## WcaUpConverter
module WcaUpConverter
(
	input              	clock,
	input              	reset,
	input              	enable,
	input  	wire [7:0]  	cfg,				 
	input  	wire       		strobe_cic,   	 
	input  	wire [31:0] 	phase_cordic, 	 
	input		wire [3:0]  	log2_rate,
	input	  wire			strobe_if,
	input   wire	[31:0] iq_bb_in,
	output  reg		[23:0] iq_if_out
  );
For scale: about 9100 cells after synthesis, ~1100 flip-flops, about 110 I/O pins, about 75000 um^2 of cells after synthesis.
make LEC_CHECK=0 CAP_MARGIN=20 CORE_MARGIN=2 CORE_UTILIZATION=72 CTS_CLUSTER_DIAMETER=390 CTS_CLUSTER_SIZE=10 PLACE_DENSITY=0.43 SLEW_MARGIN=20 finish   # period 2.95 ns
run.sh (not shown) runs the stock make flow with config.mk's settings and CLKGATE_MAP_FILE=.
The starting point finished but fails on setup timing.
Next try:
--- a/flow/config.mk
+++ b/flow/config.mk
@@ -10,5 +10,7 @@
 export CORE_UTILIZATION = 72
-export CTS_CLUSTER_DIAMETER = 390
 export CTS_CLUSTER_SIZE = 10
-export PLACE_DENSITY = 0.43
+export HOLD_SLACK_MARGIN = 0.27
+export PLACE_DENSITY = 0.86
+export SETUP_SLACK_MARGIN = 1.12
 export SLEW_MARGIN = 20
+export TNS_END_PERCENT = 10
==> flow/constraint.sdc (replaced) <==
create_clock -name core_clock -period 3.75 [get_ports {clock}]
set_input_delay 0.7500 -clock core_clock [delete_from_list [all_inputs] [get_ports {clock}]]
set_output_delay 0.7500 -clock core_clock [all_outputs]
set_load 0.01 [all_outputs]
Effect: With this change the flow produced a clean layout. Clock-buffer cell count grows by 36. Area after synthesis is unchanged. Total power falls by about 30%. Setup slack gains 1600 ps.
Next try:
==> flow/config.mk (replaced) <==
export PLATFORM = sky130hd
export DESIGN_NAME = WcaUpConverter
export DESIGN_NICKNAME = WcaUpConverter
export VERILOG_FILES = /design/flow/design.v
export SDC_FILE = /design/flow/constraint.sdc
export NUM_CORES = 4
export LEC_CHECK = 0
export ABC_AREA = 1
export CAP_MARGIN = 20
export CORE_MARGIN = 2
export CORE_UTILIZATION = 68
export SETUP_SLACK_MARGIN = 1.66
export SLEW_MARGIN = 20
==> flow/constraint.sdc (replaced) <==
create_clock -name core_clock -period 8.19 [get_ports {clock}]
set_input_delay 1.6380 -clock core_clock [delete_from_list [all_inputs] [get_ports {clock}]]
set_output_delay 1.6380 -clock core_clock [all_outputs]
set_load 0.01 [all_outputs]
What happened:
- flip-flop count stays the same
- area after synthesis increases by 18%
- via count increases by 28%


v30:
The RTL this note starts from:
==> flow/design.v <==
`timescale 1ns / 1ps
module WcaCicInterp
(
	input wire clock,
	input wire reset,
	input wire enable,
	input wire strobe_cic,
	input wire strobe_if,
	input wire [3:0] log2_rate,
	input  wire [15:0] data_in,
	output wire [15:0] data_out
);
reg [24+15:0] comb1;
reg [24+15:0] comb2;
reg [24+15:0] comb3;
reg [24+15:0] pipe1;
reg [24+15:0] pipe2;
reg [24+15:0] pipe3;
reg [24+15:0] integ1;  
reg [24+15:0] integ2;
reg [24+ 15:0] integ3;
always @(posedge clock)
	if(reset | ~enable)
		begin
			pipe1 <= 0;
			pipe2 <= 0;
			pipe3 <= 0;
			comb1 <= 0;
			comb2 <= 0;
			comb3 <= 0;	
		end
	else if (strobe_cic)
		begin
			comb1 <= data_in;
			pipe1 <= data_in - comb1;
			comb2 <= pipe1;
			pipe2 <= pipe1 - comb2;
			comb3 <= pipe2;
			pipe3 <= pipe2 - comb3;
		end
reg [15:0] data_store;
always @(posedge clock)
	if(reset | ~enable)
		begin
			integ1 <= 0;
			integ2 <= 0;
			integ3 <= 0;
		end
	else if (strobe_if)
		begin
			integ1 <= integ1 + pipe3; 
			integ2 <= integ2 + integ1; 
			integ3 <= integ3 + integ2; 
			case(log2_rate)
				4'h1:  data_store <= integ3[18:3];
				4'h2:  data_store <= integ3[21:6];
				4'h3:  data_store <= integ3[24:9];
				4'h4:  data_store <= integ3[27:12];
				4'h5:  data_store <= integ3[30:15];
				4'h6:  data_store <= integ3[33:18];
				4'h7:  data_store <= integ3[36:21];
				4'h8:  data_store <= integ3[39:24];
				default: data_store <= integ3[15:0];
			endcase
		end
assign data_out = data_store;
endmodule
`timescale 1 ns/100 ps
module WcaCordic12 (reset,ngreset,clock, strobeData, X0, Y0, A0, XN, YN, AN);
  parameter BIT_WIDTH   = 12;
  parameter ITERATIONS  = 12;
  parameter MODE        = 0;  
  input clock, reset, ngreset,strobeData;
  input signed  [BIT_WIDTH-1:0] X0, Y0, A0;
  output signed [BIT_WIDTH-1:0] XN, YN, AN;
  wire signed [BIT_WIDTH-1:0] x_w [ITERATIONS-1:1];
  wire signed [BIT_WIDTH-1:0] y_w [ITERATIONS-1:1];
  wire signed [BIT_WIDTH-1:0] a_w [ITERATIONS-1:1];
    localparam [143:0] arctanLUT = { 12'h0, 12'h1, 12'h1, 12'h3, 12'h5, 12'ha, 12'h14, 12'h29, 12'h51, 12'ha0, 12'h12e,  12'h200  };
    CordicCalc #(0,MODE,BIT_WIDTH) pcc_0(.reset(reset), .ngreset(ngreset), .clock(clock), .strobeData( strobeData),
               .X0(X0), .Y0(Y0), .A0(A0), .aRom(arctanLUT[BIT_WIDTH-1:0]),
               .XN(x_w[1]), .YN(y_w[1]), .AN(a_w[1])  );
    genvar i;
    generate for(i=1; i<ITERATIONS-1; i=i+1) begin: pcc_1
      CordicCalc #(i,MODE,BIT_WIDTH) pcc_1(.reset(reset), .ngreset(ngreset), .clock(clock), .strobeData( strobeData),
               .X0(x_w[i]), .Y0(y_w[i]), .A0(a_w[i]), .aRom(arctanLUT[(i+1)*BIT_WIDTH-1:i*BIT_WIDTH]),
               .XN(x_w[i+1]), .YN(y_w[i+1]), .AN(a_w[i+1])  );
    end
	endgenerate 
    CordicCalc #(ITERATIONS-1,MODE,BIT_WIDTH) pcc_2(.reset(reset),.ngreset(ngreset),.clock(clock), .strobeData( strobeData),
               .X0(x_w[ITERATIONS-1]), .Y0(y_w[ITERATIONS-1]), .A0(a_w[ITERATIONS-1]), 
               .aRom(arctanLUT[ITERATIONS*BIT_WIDTH-1:(ITERATIONS-1)*BIT_WIDTH]),
               .XN(XN), .YN(YN), .AN(AN)  );
endmodule
module CordicCalc(reset,ngreset,clock, strobeData, X0, Y0, A0, XN, YN, AN, aRom);
  parameter RSHIFT = 0;
  parameter MODE = 0;    
  parameter BIT_WIDTH = 12;
  input reset, ngreset, clock, strobeData;
  input  signed [BIT_WIDTH-1:0] X0, Y0, A0;
  input  signed [BIT_WIDTH-1:0] aRom;
  output signed [BIT_WIDTH-1:0] XN, YN, AN;
  wire d;
  reg signed [BIT_WIDTH-1:0] XN, YN, AN;
  assign d = (MODE==0)? A0[BIT_WIDTH-1] : ~Y0[BIT_WIDTH-1];  
  always @ (posedge clock) begin
      if(reset) begin
        AN <=  0;
        XN <=  0;
        YN <=  0;
      end
      else
        if (d & strobeData)    begin 
          AN <=  A0 + aRom; 
          XN <=  X0 + (Y0>>>RSHIFT);
          YN <=  Y0 - (X0>>>RSHIFT);
        end
        else if (strobeData)      begin 
          AN <=  A0 - aRom; 
          XN <=  X0 - (Y0>>>RSHIFT);
          YN <=  Y0 + (X0>>>RSHIFT);
        end       
  end   
endmodule
module WcaUpConverter
(
	input              	clock,
	input              	reset,
	input              	enable,
	input  	wire [7:0]  	cfg,				 
	input  	wire       		strobe_cic,   	 
	input  	wire [31:0] 	phase_cordic, 	 
	input		wire [3:0]  	log2_rate,
	input	  wire			strobe_if,
	input   wire	[31:0] iq_bb_in,
	output  reg		[23:0] iq_if_out
  );
  parameter MODE  =  4'hB; 		 
	wire  aclr = cfg[1];  
	wire [15:0] ihb_in = iq_bb_in[15:0];
	wire [15:0] qhb_in = iq_bb_in[31:16];
	wire [11:0] icor_in;
	wire [11:0] qcor_in;
	wire [23:0] cor_out;
	wire [15:0] icic_in;
	wire [15:0] qcic_in;
	wire hb_strobe_out;
	wire cic_strobe_out;
assign icic_in 		= ihb_in; 
assign qcic_in 		= qhb_in;
generate if( MODE & 3'h2)
  begin
  	wire [15:0] icic_out;
   wire [15:0] qcic_out;
   reg [15:0] icic_latch;
	reg [15:0] qcic_latch;
	WcaCicInterp cic_i (
	 .clock(clock), 
    .reset(reset | aclr), 
    .enable(enable), 
    .strobe_cic(strobe_cic), 
    .strobe_if(strobe_if), 
    .log2_rate(log2_rate), 
    .data_in(icic_in), 
    .data_out(icic_out)
    );
	WcaCicInterp cic_q (
    .clock(clock), 
    .reset(reset | aclr), 
    .enable(enable), 
    .strobe_cic(strobe_cic), 
    .strobe_if(strobe_if), 
    .log2_rate(log2_rate), 
    .data_in(qcic_in), 
    .data_out(qcic_out)
    );
	always @(posedge clock)
	begin
		if( strobe_if)
		 begin
			icic_latch<= icic_out;
			qcic_latch<= qcic_out;
		 end
	end	 
	wire bypassCic    	=  MODE[3] & cfg[3];
   assign icor_in 		= (bypassCic) ? icic_in[15:4] : icic_latch[15:4];
	assign qcor_in 		= (bypassCic) ? qcic_in[15:4] : qcic_latch[15:4] ;
	end
else 
 begin 
    assign icor_in 			= icic_in[15:4] ;
    assign qcor_in 			= qcic_in[15:4] ;
  end   
endgenerate
generate if( MODE & 3'h1)
  begin
  wire [11:0] icordicout_internal;
  wire [11:0] qcordicout_internal;
    reg [11:0] X0;
    reg [11:0] Y0;
    reg [11:0] A0;
    always @(posedge clock) 
     case({strobe_if, phase_cordic[31:30]})
       3'b101 :   
        begin            
            X0 <= -qcor_in;
            Y0 <= icor_in;
            A0 <= phase_cordic[31:20] - 12'h400;                    
        end
       3'b110 :  
        begin
            X0 <= qcor_in;
            Y0 <= -icor_in;
            A0 <= phase_cordic[31:20] + 12'h400;                    
        end
       3'b100:  
			begin
            X0 <= icor_in;
            Y0 <= qcor_in;
            A0 <= phase_cordic [31:20];
        end
       3'b111:  
			begin
            X0 <= icor_in;
            Y0 <= qcor_in;
            A0 <= phase_cordic [31:20];
        end
    endcase
    WcaCordic12  #(12,12,0) cordic
    ( 
       .ngreset(1'b1), .clock(clock),.reset(reset | aclr), .strobeData(strobe_if),
       .X0(X0), .Y0(Y0),.A0(A0),
       .XN(icordicout_internal), .YN(qcordicout_internal), .AN() 
    );	 
	wire bypassCordic    = MODE[3] & cfg[2];
	assign cor_out = (bypassCordic) ? {qcor_in, icor_in} : {qcordicout_internal, icordicout_internal};
  end
else  
  begin
    assign cor_out = {qcor_in, icor_in};
  end
endgenerate 
	always @(posedge clock)
	begin
		if( strobe_if)	iq_if_out <= cor_out;
	end
endmodule  
Settings: LEC_CHECK=0, ABC_AREA=0, CAP_MARGIN=20, CELL_PAD_IN_SITES_GLOBAL_PLACEMENT=0, CORE_MARGIN=2, CORE_UTILIZATION=70, CTS_CLUSTER_DIAMETER=373, MAX_ROUTING_LAYER=met4, MIN_ROUTING_LAYER=met1, PLACE_DENSITY=0.62, SETUP_SLACK_MARGIN=-0.12, SLEW_MARGIN=10, TNS_END_PERCENT=90; clock period 3.0 ns.
Nothing crashed in v30 and all stages finished; the problem is that the final layout failed, the offending checks being setup timing.
What v59 does differently from v30 at the input level:
Settings: MIN_ROUTING_LAYER: met1 -> unset; PLACE_DENSITY: 0.62 -> unset; CTS_CLUSTER_DIAMETER: 373 -> unset; ABC_AREA: 0 -> unset; SETUP_SLACK_MARGIN: -0.12 -> unset; CELL_PAD_IN_SITES_GLOBAL_PLACEMENT: 0 -> unset; CORE_UTILIZATION: 70 -> 40; SLEW_MARGIN: 10 -> 20; TNS_END_PERCENT: 90 -> unset; MAX_ROUTING_LAYER: met4 -> unset; the clock period (ns, I/O delays scaled along): 3.0 -> 5.3.
==> results <==
Compared with v30, v59 shows a higher sequential share of layout area.
v30 ended up with sky130_fd_sc_hd__a2111oi_4 as its slowest cell on the critical path; v59 ended up with sky130_fd_sc_hd__o21ai_0.
Per the comparison of v59 with v30, total wire length after detailed routing dropped about 17%, critical path required time climbed 2330 ps, number of cells in the finished layout apart from fillers climbed about 1.2%.
v59 vs v30, combinational cell fraction of total power went down by 8.3 points.
v59 vs v30: worst endpoint data arrival time up
The final count of negative-setup-slack endpoints number comes out higher for v30 vs v59.
In summary, v59 completed successfully, with a layout that passed the timing, DRC and antenna checks.
Of v30 and v59, the run reporting the lower clock distribution power was v59.
| power density normalized to cell area | v59 vs v30 | 300 mW/mm^2 lower |
Post-synthesis to final-layout area growth (lower): v59
diff inputs: v59 => v46
Settings: CTS_CLUSTER_DIAMETER newly set to 387; SETUP_SLACK_MARGIN newly set to 0.57; ABC_AREA newly set to 1; CORE_UTILIZATION changed from 40 to 72; the clock period (ns, I/O delays scaled along) changed from 5.3 to 3.8.
- v46 ended with every stage complete and zero timing, DRC or antenna violations.
- Compared with v59, in v46 net count entering floorplan now sits higher; area enclosed by the die boundary lost 0.065 sq mm; vias after detailed routing up 48%; wire length of the first global-routing pass climbed about 33%; total cell area at the placement stage rose 0.012 sq mm.
- Looking at biggest power consumer among the groups, the combinational logic result is from v59; the registers one comes from v46.
- In the final reports, the cell area of v46 is larger than that of v59.
- Summary of v46 over v59: smallest hold slack moved down, hold path depth now sits higher.
[inputs] v20 vs v46
Settings: CTS_CLUSTER_DIAMETER now 79, was 387; ABC_AREA no longer set, was 1; CORE_UTILIZATION now 33, was 72; SETUP_SLACK_MARGIN no longer set, was 0.57; the clock period (ns, I/O delays scaled along) now 8.0, was 3.8.
==> comparison <==
- All-layer global routing usage for v20 is lower than for v46.
- Max cell count across v20 and v46: v46
- Compare v20 and v46 | final critical-path setup slack higher: v20
- Mean cell area of the mapped netlist (v20 over v46): increase, about 33%
- Re wire length: v20 is 24% down on v46.
- v20 ended up with a higher overall die height than v46 did.
- In v20, via count of the first global-routing pass is lower than in v46.
- In v20 relative to v46, count of clock-buffer cells in the layout had gone up by more than 10%.
- v20 vs v46: synthesis-to-finish area growth up in v20
## Diff of input files: v16 against v20
Settings: PLACE_DENSITY newly set to 0.69; CORE_UTILIZATION changed from 33 to 70; CTS_CLUSTER_DIAMETER removed (was 79); SETUP_SLACK_MARGIN newly set to 1.39; the clock period (ns, I/O delays scaled along) changed from 8.0 to 5.33.
Notes after the runs:
- When v16 is measured against v20, its core utilization turns out 39 points higher.
- Total wirelength of the detailed-routed design of v16 falls short of that of v20 by a few percent.
- Changes observed in v16 relative to v20: critical path depth rose 1; largest voltage drop on the vdd net rose 0.13 mV; depth of the most critical reg-to-reg path fell 2.
- Delta (v16 minus v20): area of all placed cells without fillers down about 2.5%; final critical-path setup slack down 1110 ps; number of global-route vias before repair up 272; power after layout up 49%; die size down 0.12 sq mm.
- On power share of the combinational group: between v16 and v20, it ends up higher for v16.
Power is estimated from default activity; no workload was simulated.
